==> flow/design.v (excerpt) <==
module ResonantLowPassFilter(
    input clk,
    input signed [15:0] audio_in,
    input signed [15:0] cutoff,
    input signed [15:0] resonance,
    input signed [15:0] gain,
    input reset_n,
    output reg signed [15:0] filtered_audio
);
==> flow/config.mk <==
export PLATFORM = sky130hd
export DESIGN_NAME = ResonantLowPassFilter
export DESIGN_NICKNAME = ResonantLowPassFilter
export VERILOG_FILES = /design/flow/design.v
export SDC_FILE = /design/flow/constraint.sdc
export NUM_CORES = 4
export LEC_CHECK = 0
export CAP_MARGIN = 0
export CELL_PAD_IN_SITES_DETAIL_PLACEMENT = 0
export CELL_PAD_IN_SITES_GLOBAL_PLACEMENT = 0
export CORE_ASPECT_RATIO = 0.88
export CORE_MARGIN = 2
export CORE_UTILIZATION = 72
export CTS_CLUSTER_DIAMETER = 104
export CTS_CLUSTER_SIZE = 35
export GPL_ROUTABILITY_DRIVEN = 1
export GPL_TIMING_DRIVEN = 1
export HOLD_SLACK_MARGIN = -0.05
export MAX_ROUTING_LAYER = met4
export MIN_ROUTING_LAYER = met1
export PLACE_DENSITY = 0.35
export SETUP_SLACK_MARGIN = 0.81
export SLEW_MARGIN = 5
==> flow/constraint.sdc <==
create_clock -name core_clock -period 6.58 [get_ports {clk}]
set_input_delay 1.3160 -clock core_clock [delete_from_list [all_inputs] [get_ports {clk}]]
set_output_delay 1.3160 -clock core_clock [all_outputs]
set_load 0.01 [all_outputs]
run.sh (not shown) runs the stock make flow with config.mk's settings and CLKGATE_MAP_FILE=.
Rerun with:
Settings changed: CAP_MARGIN 0 to 10, CELL_PAD_IN_SITES_DETAIL_PLACEMENT 0 to default, CELL_PAD_IN_SITES_GLOBAL_PLACEMENT 0 to default, CORE_ASPECT_RATIO 0.88 to default, CTS_CLUSTER_DIAMETER 104 to 378, CTS_CLUSTER_SIZE 35 to default, GPL_ROUTABILITY_DRIVEN 1 to default, GPL_TIMING_DRIVEN 1 to default, HOLD_SLACK_MARGIN -0.05 to default, MAX_ROUTING_LAYER met4 to default, MIN_ROUTING_LAYER met1 to default, PLACE_DENSITY 0.35 to default, SETUP_SLACK_MARGIN 0.81 to default, SLEW_MARGIN 5 to 20.
Clock period 6.58 ns to 5.72 ns, I/O delays scaled along.
The changed run completed and failed the layout checks on setup timing.
Utilization went up by 2.7 points.
Cell count went up by 4.3%.
Die area stays flat.
Global-route usage went down by 1.0 points.
Area after synthesis stays the same.
Design area went up by 3.1%.
Setup slack degrades by 0.81 ns.
Fmax went up by 0.81%.

========
ResonantLowPassFilter again, from the RTL that the note above started with.
clock: 7.0 ns
lec_check: 0
cap_margin: 20
core_margin: 2
core_utilization: 59
cts_cluster_diameter: 218
cts_cluster_size: 100
slew_margin: 20
tns_end_percent: 5
Edit:
--- a/flow/config.mk
+++ b/flow/config.mk
@@ -8,7 +8,7 @@
 export CAP_MARGIN = 20
-export CORE_MARGIN = 2
-export CORE_UTILIZATION = 59
-export CTS_CLUSTER_DIAMETER = 218
-export CTS_CLUSTER_SIZE = 100
+export CORE_MARGIN = 5
+export CORE_UTILIZATION = 46
+export HOLD_SLACK_MARGIN = 0.13
+export MIN_ROUTING_LAYER = met2
+export PLACE_DENSITY_LB_ADDON = 0.02
 export SLEW_MARGIN = 20
-export TNS_END_PERCENT = 5
Final area rose by about 2%.
Worst setup slack gets worse by 0.021 ns.
Via count goes up by 37%.
Count of clock-buffer cells in the layout decreases by 2.
Edit:
--- a/flow/config.mk
+++ b/flow/config.mk
@@ -7,6 +7,9 @@
 export LEC_CHECK = 0
+export ABC_AREA = 1
 export CAP_MARGIN = 20
-export CORE_MARGIN = 5
-export CORE_UTILIZATION = 46
-export HOLD_SLACK_MARGIN = 0.13
+export CELL_PAD_IN_SITES_DETAIL_PLACEMENT = 2
+export CORE_MARGIN = 10
+export CORE_UTILIZATION = 34
+export CTS_CLUSTER_SIZE = 51
+export GPL_ROUTABILITY_DRIVEN = 0
 export MIN_ROUTING_LAYER = met2
@@ -14 +17,2 @@
 export SLEW_MARGIN = 20
+export TNS_END_PERCENT = 15
Cell count rose by 37%.
Synthesized area goes up by 10%.
Final area rose by 9.4%.
Sequential share of layout area goes down by 0.94 points.
Clock-buffer cell count stays the same.
Global-route usage drops by 1.9 points.
Hold slack is worse by 0.095 ns.
Edit:
==> flow/config.mk (replaced) <==
export PLATFORM = sky130hd
export DESIGN_NAME = ResonantLowPassFilter
export DESIGN_NICKNAME = ResonantLowPassFilter
export VERILOG_FILES = /design/flow/design.v
export SDC_FILE = /design/flow/constraint.sdc
export NUM_CORES = 4
export LEC_CHECK = 0
export CAP_MARGIN = 20
export CORE_MARGIN = 2
export CORE_UTILIZATION = 40
export SLEW_MARGIN = 20
Result:
- via count shrinks by about 43%
- die area came out lower by about 30%
- non-clock buffer count goes up by 21
- cell area shrinks by about 9%
- global-route usage drops by 11 points
- area after synthesis shrinks by about 9%
- worst setup slack loses 0.19 ns
- utilization came out higher by 7.4 points
- clock skew drops by 0.0035 ns
- final cell count fell by 26%
Edit:
--- a/flow/config.mk
+++ b/flow/config.mk
@@ -7,5 +7,11 @@
 export LEC_CHECK = 0
+export ABC_AREA = 1
 export CAP_MARGIN = 20
-export CORE_MARGIN = 2
-export CORE_UTILIZATION = 40
+export CORE_ASPECT_RATIO = 0.98
+export CORE_MARGIN = 7
+export CORE_UTILIZATION = 47
+export CTS_CLUSTER_DIAMETER = 34
+export GPL_ROUTABILITY_DRIVEN = 0
+export MAX_ROUTING_LAYER = met4
+export PLACE_DENSITY_LB_ADDON = 0.09
 export SLEW_MARGIN = 20
Die size came out higher by a few percent.
First-iteration DRC count came out higher by roughly a tenth.
Sequential share of layout area came out lower by 0.81 points.
Cell count came out higher by a quarter to a third.
Worst setup slack improves by 0.24 ns.
Maximum frequency came out higher by a few percent.
Clock skew is about the same.
Edit:
==> flow/config.mk (replaced) <==
export PLATFORM = sky130hd
export DESIGN_NAME = ResonantLowPassFilter
export DESIGN_NICKNAME = ResonantLowPassFilter
export VERILOG_FILES = /design/flow/design.v
export SDC_FILE = /design/flow/constraint.sdc
export NUM_CORES = 4
export LEC_CHECK = 0
export CAP_MARGIN = 20
export CORE_MARGIN = 5
export CORE_UTILIZATION = 34
export MIN_ROUTING_LAYER = met2
export PLACE_DENSITY_LB_ADDON = 0.02
export SLEW_MARGIN = 20
export TNS_END_PERCENT = 5
- non-clock buffer count increases by 69
- register-to-register slack degrades by 0.27 ns
- global-route usage increases by 3.8 points
- wire length stays flat

========
## v48
Starting RTL as in the previous note.
Settings: LEC_CHECK=0, CAP_MARGIN=30, CELL_PAD_IN_SITES_DETAIL_PLACEMENT=1, CELL_PAD_IN_SITES_GLOBAL_PLACEMENT=3, CORE_ASPECT_RATIO=0.63, CORE_MARGIN=9, CORE_UTILIZATION=39, CTS_CLUSTER_DIAMETER=125, CTS_CLUSTER_SIZE=78, GPL_ROUTABILITY_DRIVEN=1, GPL_TIMING_DRIVEN=0, HOLD_SLACK_MARGIN=0.26, MAX_ROUTING_LAYER=met4, MIN_ROUTING_LAYER=met1, PLACE_DENSITY_LB_ADDON=0.2, SLEW_MARGIN=40, TNS_END_PERCENT=35; clock period 9.33 ns.
In summary, v48 completed successfully, with a layout that passed the timing, DRC and antenna checks.
> inputs changed (v48 -> v39)
Settings: clearing TNS_END_PERCENT, which used to be 35; swapping 1 for 2 in CELL_PAD_IN_SITES_DETAIL_PLACEMENT; swapping 3 for 2 in CELL_PAD_IN_SITES_GLOBAL_PLACEMENT; swapping 30 for 20 in CAP_MARGIN; swapping 0 for 1 in GPL_TIMING_DRIVEN; swapping 125 for 93 in CTS_CLUSTER_DIAMETER; swapping 78 for 99 in CTS_CLUSTER_SIZE; swapping 39 for 18 in CORE_UTILIZATION; swapping 40 for 20 in SLEW_MARGIN; swapping 9 for 2 in CORE_MARGIN; swapping 0.2 for 0.1 in PLACE_DENSITY_LB_ADDON.
==> comparison <==
- Each of the runs, namely v48 and v39, reached the end of the flow and came out clean.
- The final cell count reported for v39 is greater than that of v48 by about 26%.
- Against v48, v39 reports a relative area change from synthesis to final layout that is higher.
- Going from v48 to v39, the routed wire length on met3 was found to have gone down by 55%.
- Delta (v39 minus v48): ratio of final minimum period to clock period -2.4 points; routed wire length +6800 um.
--- input diff v39..v52 ---
Settings: CTS_CLUSTER_DIAMETER no longer set, was 93; CELL_PAD_IN_SITES_DETAIL_PLACEMENT no longer set, was 2; CORE_ASPECT_RATIO no longer set, was 0.63; CELL_PAD_IN_SITES_GLOBAL_PLACEMENT no longer set, was 2; CORE_UTILIZATION now 72, was 18; GPL_TIMING_DRIVEN no longer set, was 1; PLACE_DENSITY_LB_ADDON now 0.07, was 0.1; MIN_ROUTING_LAYER no longer set, was met1; HOLD_SLACK_MARGIN no longer set, was 0.26; GPL_ROUTABILITY_DRIVEN no longer set, was 1; CTS_CLUSTER_SIZE no longer set, was 99; the clock period (ns, I/O delays scaled along) now 6.47, was 9.33.
[summary]
Between v39 and v52, the worst-case setup slack after placement is lower for v52.
v52 against v39: worst hold slack held; post-layout period usage of the worst path went up 12 points; final critical-path required period went down 1.64 ns.
NOTE via count v39->v52 increased by a few percent
Input-level comparison between v15 and v52:
Settings: clearing MAX_ROUTING_LAYER, which used to be met4; swapping 72 for 39 in CORE_UTILIZATION; clearing PLACE_DENSITY_LB_ADDON, which used to be 0.07; swapping 6.47 for 11.0 in the clock period (ns, I/O delays scaled along).
Notes after the runs:
Delta (v15 minus v52): sequential share of layout area +0.17 points, first-pass GRT wire length stayed essentially flat, non-clock buffer total of the final layout fell 86, clock skew climbed 0.014 ns, fraction of area in clock buffers and inverters level. Comparing v15 against v52, there is no change at all in remaining routing DRC violations. Going from v52 to v15, final-layout fill cell count picked up an extra 180%, area after detailed placement lost 310 um2, critical path depth lost 2, maximum clock frequency lost 0.026 GHz, final weighted congestion of routability-driven global placement lost 12%.
The inputs of v34 differ from those of v15 as listed below.
Settings: putting SETUP_SLACK_MARGIN at -0.29 where nothing was set; swapping 39 for 66 in CORE_UTILIZATION; putting MAX_ROUTING_LAYER at met4 where nothing was set; swapping 11.0 for 3.81 in the clock period (ns, I/O delays scaled along).
## What came out
From v15 to v34, layout multi-input combinational cell count did not move at all.
Nothing crashed in v34 and all stages finished; the problem is that the final layout failed, the offending checks being negative setup slack.
v34 ended with more critical path buffer and inverter count than v15.

========
ResonantLowPassFilter again, from the RTL that the note above started with.
export LEC_CHECK = 0
export CAP_MARGIN = 20
export CORE_MARGIN = 2
export CORE_UTILIZATION = 61
export CTS_CLUSTER_SIZE = 61
export HOLD_SLACK_MARGIN = 0.3
export SETUP_SLACK_MARGIN = 0.88
export SLEW_MARGIN = 20
export TNS_END_PERCENT = 5
create_clock -name core_clock -period 3.81 [get_ports {clk}]
The first run finished but fails on negative setup slack.
Edit:
==> flow/config.mk (replaced) <==
export PLATFORM = sky130hd
export DESIGN_NAME = ResonantLowPassFilter
export DESIGN_NICKNAME = ResonantLowPassFilter
export VERILOG_FILES = /design/flow/design.v
export SDC_FILE = /design/flow/constraint.sdc
export NUM_CORES = 4
export LEC_CHECK = 0
export CAP_MARGIN = 5
export CORE_MARGIN = 2
export CORE_UTILIZATION = 72
export SLEW_MARGIN = 20
export TNS_END_PERCENT = 5
==> flow/constraint.sdc (replaced) <==
create_clock -name core_clock -period 5.72 [get_ports {clk}]
set_input_delay 1.1440 -clock core_clock [delete_from_list [all_inputs] [get_ports {clk}]]
set_output_delay 1.1440 -clock core_clock [all_outputs]
set_load 0.01 [all_outputs]
The changed run completed and failed the layout checks on negative setup slack.
Synthesized area does not change.
Worst setup slack gets better by 1.8 ns.
Via count rose by 2.0%.
Global-route usage rose by 5.9 points.
Edit:
--- a/flow/config.mk
+++ b/flow/config.mk
@@ -6,7 +6,7 @@
 export NUM_CORES = 4
 export LEC_CHECK = 0
-export CAP_MARGIN = 5
+export CAP_MARGIN = 20
+export CORE_ASPECT_RATIO = 0.71
 export CORE_MARGIN = 2
 export CORE_UTILIZATION = 72
 export SLEW_MARGIN = 20
-export TNS_END_PERCENT = 5
==> flow/constraint.sdc (replaced) <==
create_clock -name core_clock -period 5.98 [get_ports {clk}]
set_input_delay 1.1960 -clock core_clock [delete_from_list [all_inputs] [get_ports {clk}]]
set_output_delay 1.1960 -clock core_clock [all_outputs]
set_load 0.01 [all_outputs]
After rerunning: The changed run ran to the end with violations: negative setup slack. Setup slack gains 0.11 ns. Count of clock-buffer cells in the layout is higher by 1. Area after synthesis stays the same. Global-route usage is higher by 1.8 points. Cell area is higher by about 3.2%. Non-clock buffer count is higher by 48. Wire length is higher by about 10%.
Edit:
--- a/flow/config.mk
+++ b/flow/config.mk
@@ -7,6 +7,6 @@
 export LEC_CHECK = 0
 export CAP_MARGIN = 20
-export CORE_ASPECT_RATIO = 0.71
 export CORE_MARGIN = 2
-export CORE_UTILIZATION = 72
+export CORE_UTILIZATION = 52
+export CTS_CLUSTER_SIZE = 99
 export SLEW_MARGIN = 20
==> flow/constraint.sdc (replaced) <==
create_clock -name core_clock -period 5.14 [get_ports {clk}]
set_input_delay 1.0280 -clock core_clock [delete_from_list [all_inputs] [get_ports {clk}]]
set_output_delay 1.0280 -clock core_clock [all_outputs]
set_load 0.01 [all_outputs]
The new run produced a layout that fails on negative setup slack.
Flip-flop count is unchanged.
Maximum frequency rose by 3.2%.
Final cell count increases by 4.7%.
Design area barely changes.
Non-clock buffer count shrinks by 15.
Routed wire length came out lower by about 10%.
Core utilization fell by 25 points.
Via count went down by 6.9%.
Edit:
--- a/flow/config.mk
+++ b/flow/config.mk
@@ -8,5 +8,5 @@
 export CAP_MARGIN = 20
 export CORE_MARGIN = 2
-export CORE_UTILIZATION = 52
-export CTS_CLUSTER_SIZE = 99
+export CORE_UTILIZATION = 58
+export SETUP_SLACK_MARGIN = 0.88
 export SLEW_MARGIN = 20
==> flow/constraint.sdc (replaced) <==
create_clock -name core_clock -period 3.81 [get_ports {clk}]
set_input_delay 0.7620 -clock core_clock [delete_from_list [all_inputs] [get_ports {clk}]]
set_output_delay 0.7620 -clock core_clock [all_outputs]
set_load 0.01 [all_outputs]
Outcome: The changed run finished with negative setup slack left; synthesized cell count stays the same; sequential share of layout area is about the same; wire length came out higher by 2.7%.

========
the baseline:
ResonantLowPassFilter again, from the RTL that the note above started with.
export LEC_CHECK = 0
export ABC_AREA = 1
export CAP_MARGIN = 20
export CORE_MARGIN = 2
export CORE_UTILIZATION = 72
export CTS_CLUSTER_SIZE = 10
export SETUP_SLACK_MARGIN = 0.62
export SLEW_MARGIN = 20
export TNS_END_PERCENT = 5
create_clock -name core_clock -period 5.82 [get_ports {clk}]
The baseline: complete, dirty (negative setup slack)
Setup changes, the baseline to the candidate
- changing CTS_CLUSTER_SIZE from 10 to 98
- changing the clock period (ns, I/O delays scaled along) from 5.82 to 4.65
Results
Diff the baseline -> the candidate | wire length | up by a little under 10%. In the candidate the implementation ran to completion but is not tape-out ready, as the final checks report negative setup slack. Looking at utilization, the candidate sits 4.0 points higher than the baseline does. Number of antenna violations at the first check in global routing up 1 in the candidate wrt the baseline. The candidate has count of instances resized after the clock tree is built above what the baseline had.

========
Setup of run a:
ResonantLowPassFilter again, from the RTL that the note above started with.
make LEC_CHECK=0 ABC_AREA=1 CAP_MARGIN=20 CELL_PAD_IN_SITES_DETAIL_PLACEMENT=2 CELL_PAD_IN_SITES_GLOBAL_PLACEMENT=0 CORE_MARGIN=10 CORE_UTILIZATION=34 CTS_CLUSTER_SIZE=51 GPL_ROUTABILITY_DRIVEN=1 MIN_ROUTING_LAYER=met2 PLACE_DENSITY_LB_ADDON=0.02 SLEW_MARGIN=20 TNS_END_PERCENT=90 finish   # period 7.0 ns
Here is what was changed in the inputs of run b compared with run a.
diff --git a/flow/config.mk b/flow/config.mk
--- a/flow/config.mk
+++ b/flow/config.mk
@@ -8 +7,0 @@
-export ABC_AREA = 1
@@ -10,2 +8,0 @@
-export CELL_PAD_IN_SITES_DETAIL_PLACEMENT = 2
-export CELL_PAD_IN_SITES_GLOBAL_PLACEMENT = 0
@@ -15 +12 @@
-export GPL_ROUTABILITY_DRIVEN = 1
+export GPL_ROUTABILITY_DRIVEN = 0
@@ -19 +16 @@
-export TNS_END_PERCENT = 90
+export TNS_END_PERCENT = 5
Notes after the runs:
Between run a and run b, average detailed-routed wire length per instance is higher for run a, run b comes in under that.
For run a, the origin of the worst setup path was state[12], unlike run b, where it was state[10].
Compared with run a, in run b global-route usage now smaller, net count after synthesis shrank by 22%, highest clock rate down about 2.8%.
Row number of signal-net buffers in the layout: run b higher / run a lower
Taking run a over run b, the aggregate routed wire length ratio works out to 1.4.
